Setup of try-indigo:
## mpadd32_shift
module mpadd32_shift (CLK, RST_N, s_out, a_in, b_in, write, start, ready);
Size in the first run: roughly 2800 cells after synthesis, about 770 I/O pins, about 0.032 mm^2 of cells after synthesis.
Settings: LEC_CHECK=0, CAP_MARGIN=20, CORE_MARGIN=2, CORE_UTILIZATION=57, CTS_CLUSTER_SIZE=66, SLEW_MARGIN=20; clock period 2.51 ns.
run.sh (not shown) runs the stock make flow with config.mk's settings and CLKGATE_MAP_FILE=.
Nothing crashed in try-indigo and all stages finished; the problem is that the final layout failed, the offending checks being setup timing.
#### Input delta (try-lagoon over try-indigo)
- removing CTS_CLUSTER_SIZE (formerly 66)
- setting ABC_AREA to 1 for the first time
- setting PLACE_DENSITY_LB_ADDON to 0.02 for the first time
- setting CTS_CLUSTER_DIAMETER to 361 for the first time
- setting SETUP_SLACK_MARGIN to -0.26 for the first time
- changing CORE_UTILIZATION from 57 to 72
- changing the clock period (ns, I/O delays scaled along) from 2.51 to 2.7
The log for try-lagoon ends in 4_1_cts with error DPL-0038, so the run never completed. Delta (try-lagoon minus try-indigo): share of the synthesized netlist area taken by xor and xnor gates decreased by 0.91 points relative to the old numbers, yosys synthesis chip area increased by about 3.4% relative to the old numbers, die area decreased by 18% relative to the old numbers, synthesized-area fraction occupied by ao, oa, aoi and oai cells has decreased, post-synth net total higher. On share of cell area taken by muxes after synthesis, try-lagoon and try-indigo are basically level.
The inputs of try-onyx differ from those of try-lagoon as listed below.
- PLACE_DENSITY_LB_ADDON removed (was 0.02)
- ABC_AREA removed (was 1)
- SETUP_SLACK_MARGIN removed (was -0.26)
- CTS_CLUSTER_DIAMETER removed (was 361)
- CORE_UTILIZATION changed from 72 to 40
- the clock period (ns, I/O delays scaled along) changed from 2.7 to 4.53
--- outcome ---
try-onyx completed every stage of the flow, and the final layout passed the timing, design-rule and antenna checks.
From try-lagoon to try-onyx the numbers moved as follows: synthesized cell count went down; number of placement rows went up; post-synthesis sequential area ratio went up; area of the chip went up.
Final weighted congestion of routability-driven global placement was higher in try-lagoon than in try-onyx.
~same proportion of synthesized area in mux cells in try-lagoon and try-onyx
In try-onyx, the placeable core region came out about 80% above the value in try-lagoon.
Synthesized area sits lower in try-onyx than in try-lagoon.
> inputs changed (try-onyx -> try-maple)
- changing CORE_UTILIZATION from 40 to 61
- setting CTS_CLUSTER_SIZE to 53 for the first time
- setting SETUP_SLACK_MARGIN to 0.63 for the first time
- changing the clock period (ns, I/O delays scaled along) from 4.53 to 2.51
Results
5_1_grt: try-maple exited with error
try-onyx did not stop at any stage, and its layout met the timing, design-rule and antenna checks.
Note that the global placer's final weighted congestion recorded for try-maple amounts to 1.08 times the value seen in try-onyx.
Per the comparison of try-maple with try-onyx, height of the die went down by about 19%, core area went down by about 35%, number of placed cells counting well taps has decreased, total nets after synthesis did not really move, register bit count reported by yosys neither gained nor lost much.
Comparing try-maple against try-onyx, there is no change at all in simple-gate area share of the yosys netlist.
Total placed instance area, try-maple vs try-onyx: up by a few percent
The area of the die reported for try-maple is smaller than that of try-onyx by about 34%.
The inputs of try-cedar differ from those of try-maple as listed below.
- CORE_UTILIZATION: 61 -> 72
- CTS_CLUSTER_SIZE: 53 -> 74
- CTS_CLUSTER_DIAMETER: unset -> 361
- PLACE_DENSITY_LB_ADDON: unset -> 0.02
- SETUP_SLACK_MARGIN: 0.63 -> -0.26
- ABC_AREA: unset -> 1
- the clock period (ns, I/O delays scaled along): 2.51 -> 2.56
==> comparison <==
- try-cedar and try-maple: no clean run
- The flow ended early for try-cedar: it failed with a tool error in 4_1_cts.
- Against try-maple, try-cedar reports a total number of placement rows that is lower.
- Cell area after synthesis (try-cedar vs. try-maple) increases by a few percent
- Compared to try-maple, try-cedar has area reported by Yosys stat about 3.4% higher.
- try-cedar ends up with a yosys stat cell total that is 432 higher than in try-maple.
- Die footprint came out lower on try-cedar than on try-maple.
- Lower cell area reported after detailed placement goes to try-maple over try-cedar.
